==> flow/design.v (excerpt) <==
module dlf_core (
   input             clk,
   input             rstn,
   input             dlf_en,
   input  [4:0]      tdc_dout,
   input  [17:0]     dlf_a2,
   input  [17:0]     dlf_a3,
   input  [17:0]     dlf_b1,
   input  [17:0]     dlf_b2,
   input  [14:0]     dlf_sdm_nc_in,
   output [15:0]     dlf_out,
   output            dlf_valid
   );
For scale: about 260 flip-flops, about 110 I/O pins, about 61000 um2 of cells after synthesis.
Settings: LEC_CHECK=0, CAP_MARGIN=20, CORE_MARGIN=2, CORE_UTILIZATION=57, SLEW_MARGIN=20; clock period 24.1 ns.
run.sh (not shown) runs the stock make flow with config.mk's settings and CLKGATE_MAP_FILE=.
The starting point passed the timing, design-rule and antenna checks.
Next try:
- CORE_UTILIZATION: 57 -> 72
- MAX_ROUTING_LAYER: default -> met4
- clock period: 24.1 -> 16.3 ns (I/O delays scaled with it)
With this change the flow completed, yet does not pass: setup timing.
Global-route usage went up by 11 points.
Final area rose by 11%.
Cell count went up by about 6%.
Routed wire length rose by about 11%.
Next try:
- ABC_AREA: default -> 1
- CORE_UTILIZATION: 72 -> 63
- MAX_ROUTING_LAYER: met4 -> default
- clock period: 16.3 -> 37.5 ns (I/O delays scaled with it)
Result:
- With this change the flow finished with timing, DRC and antenna clean
- design area falls by 11%
- global-route usage falls by 5.4 points
- final cell count hardly moves
- first-iteration DRC count rises by 0.76%
- register-to-register slack gains 19000 ps
- worst setup slack gains 15000 ps
- area after synthesis falls by 0.76%
- routed wire length falls by 2.3%
Next try:
- ABC_AREA: 1 -> default
- CORE_UTILIZATION: 63 -> 40
- SLEW_MARGIN: 20 -> 35
- TNS_END_PERCENT: default -> 75
- clock period: 37.5 -> 25.0 ns (I/O delays scaled with it)
After rerunning: The changed run finished clean. Setup slack gets worse by 10000 ps. Design area climbs by 2.5%. Cell count grows by 1.3%. Sequential cell count stays the same. Wire length shrinks by 7.5%.
Next try:
- SLEW_MARGIN: 35 -> 20
- TNS_END_PERCENT: 75 -> default
- clock period: 25.0 -> 27.5 ns (I/O delays scaled with it)
Outcome:
- The changed run completed without violations
- setup slack is better by 1100 ps
- routed wire length is lower by 0.69%
- cell count is about the same

========
job 7576:
Starting RTL as in the previous note.
export LEC_CHECK = 0
export ABC_AREA = 1
export CAP_MARGIN = 20
export CELL_PAD_IN_SITES_DETAIL_PLACEMENT = 0
export CELL_PAD_IN_SITES_GLOBAL_PLACEMENT = 1
export CORE_ASPECT_RATIO = 0.96
export CORE_MARGIN = 2
export CORE_UTILIZATION = 48
export CTS_CLUSTER_DIAMETER = 230
export MAX_ROUTING_LAYER = met5
export MIN_ROUTING_LAYER = met2
export PLACE_DENSITY_LB_ADDON = 0.2
export SLEW_MARGIN = 25
export TNS_END_PERCENT = 95
create_clock -name core_clock -period 20.1 [get_ports {clk}]
No stage failed in job 7576, and the final checks on the layout all came back clean.
The following lists how job 7945 was set up differently from job 7576:
- changing CORE_UTILIZATION from 48 to 40
- removing CORE_ASPECT_RATIO (formerly 0.96)
- removing MIN_ROUTING_LAYER (formerly met2)
- changing SLEW_MARGIN from 25 to 20
- removing MAX_ROUTING_LAYER (formerly met5)
- removing CELL_PAD_IN_SITES_DETAIL_PLACEMENT (formerly 0)
- removing CELL_PAD_IN_SITES_GLOBAL_PLACEMENT (formerly 1)
- removing ABC_AREA (formerly 1)
- setting SETUP_SLACK_MARGIN to -1.83 for the first time
- removing TNS_END_PERCENT (formerly 95)
- removing PLACE_DENSITY_LB_ADDON (formerly 0.2)
- removing CTS_CLUSTER_DIAMETER (formerly 230)
- changing the clock period (ns, I/O delays scaled along) from 20.1 to 24.1
==> comparison <==
Between job 7576 and job 7945, placer congestion estimate is higher for job 7576, job 7945 comes in under that. [job 7945 vs job 7576] global-route met3 utilization: lower in job 7945. Per the comparison of job 7945 with job 7576, number of ordinary inverters in the final layout down 19%, minimum setup slack in the final design lower, hold slack lower, total via count in the routed design went down by 34%. Capture point of the worst path = loop_filter_1.BodyDelay2_out1[9]: job 7945; capture point of the worst path = loop_filter_1.BodyDelay2_out1[1]: job 7576. [job 7945 vs job 7576] minimum setup slack after placement: higher in job 7945. [diff] cell area, job 7945 relative to job 7576: improvement.
Input changes introduced in job 3008 (baseline for comparison: job 7945):
- TNS_END_PERCENT now 25, previously not set
- CTS_CLUSTER_DIAMETER now 81, previously not set
- SETUP_SLACK_MARGIN no longer set, was -1.83
- MAX_ROUTING_LAYER now met4, previously not set
- GPL_TIMING_DRIVEN now 0, previously not set
- the clock period (ns, I/O delays scaled along) now 25.0, was 24.1
==> results <==
In the tables for job 3008 and job 7945, number of buffers and inverters on the critical path reads higher with job 3008. Final worst-path cycle share delta for job 3008 relative to job 7945: 1.0 points lower. For sequential share of layout area, job 3008 and job 7945 come out practically identical. All of job 3008 and job 7945 finish clean.
Input changes introduced in job 9207 (baseline for comparison: job 3008):
- clearing CTS_CLUSTER_DIAMETER, which used to be 81
- putting CELL_PAD_IN_SITES_GLOBAL_PLACEMENT at 2 where nothing was set
- putting GPL_ROUTABILITY_DRIVEN at 0 where nothing was set
- putting CORE_ASPECT_RATIO at 0.7 where nothing was set
- swapping 25 for 15 in TNS_END_PERCENT
- putting MIN_ROUTING_LAYER at met2 where nothing was set
- putting ABC_AREA at 1 where nothing was set
- swapping 2 for 10 in CORE_MARGIN
- clearing GPL_TIMING_DRIVEN, which used to be 0
- putting PLACE_DENSITY at 0.61 where nothing was set
- swapping 20 for 30 in SLEW_MARGIN
==> results <==
Taking job 3008 as the reference, in job 9207 number of multi-input logic gates went up by 321; sequential share of layout area went up by 0.16 points.
Looking only at non-clock buffer count, and setting everything else aside, the lower value of job 9207 and job 3008 goes to job 9207.
Delta(first-pass detailed-route iteration total, job 9207 - job 3008) > 0
From job 3008 to job 9207 the numbers moved as follows: minimum setup slack in the final design went up; number of inserted diodes went up.
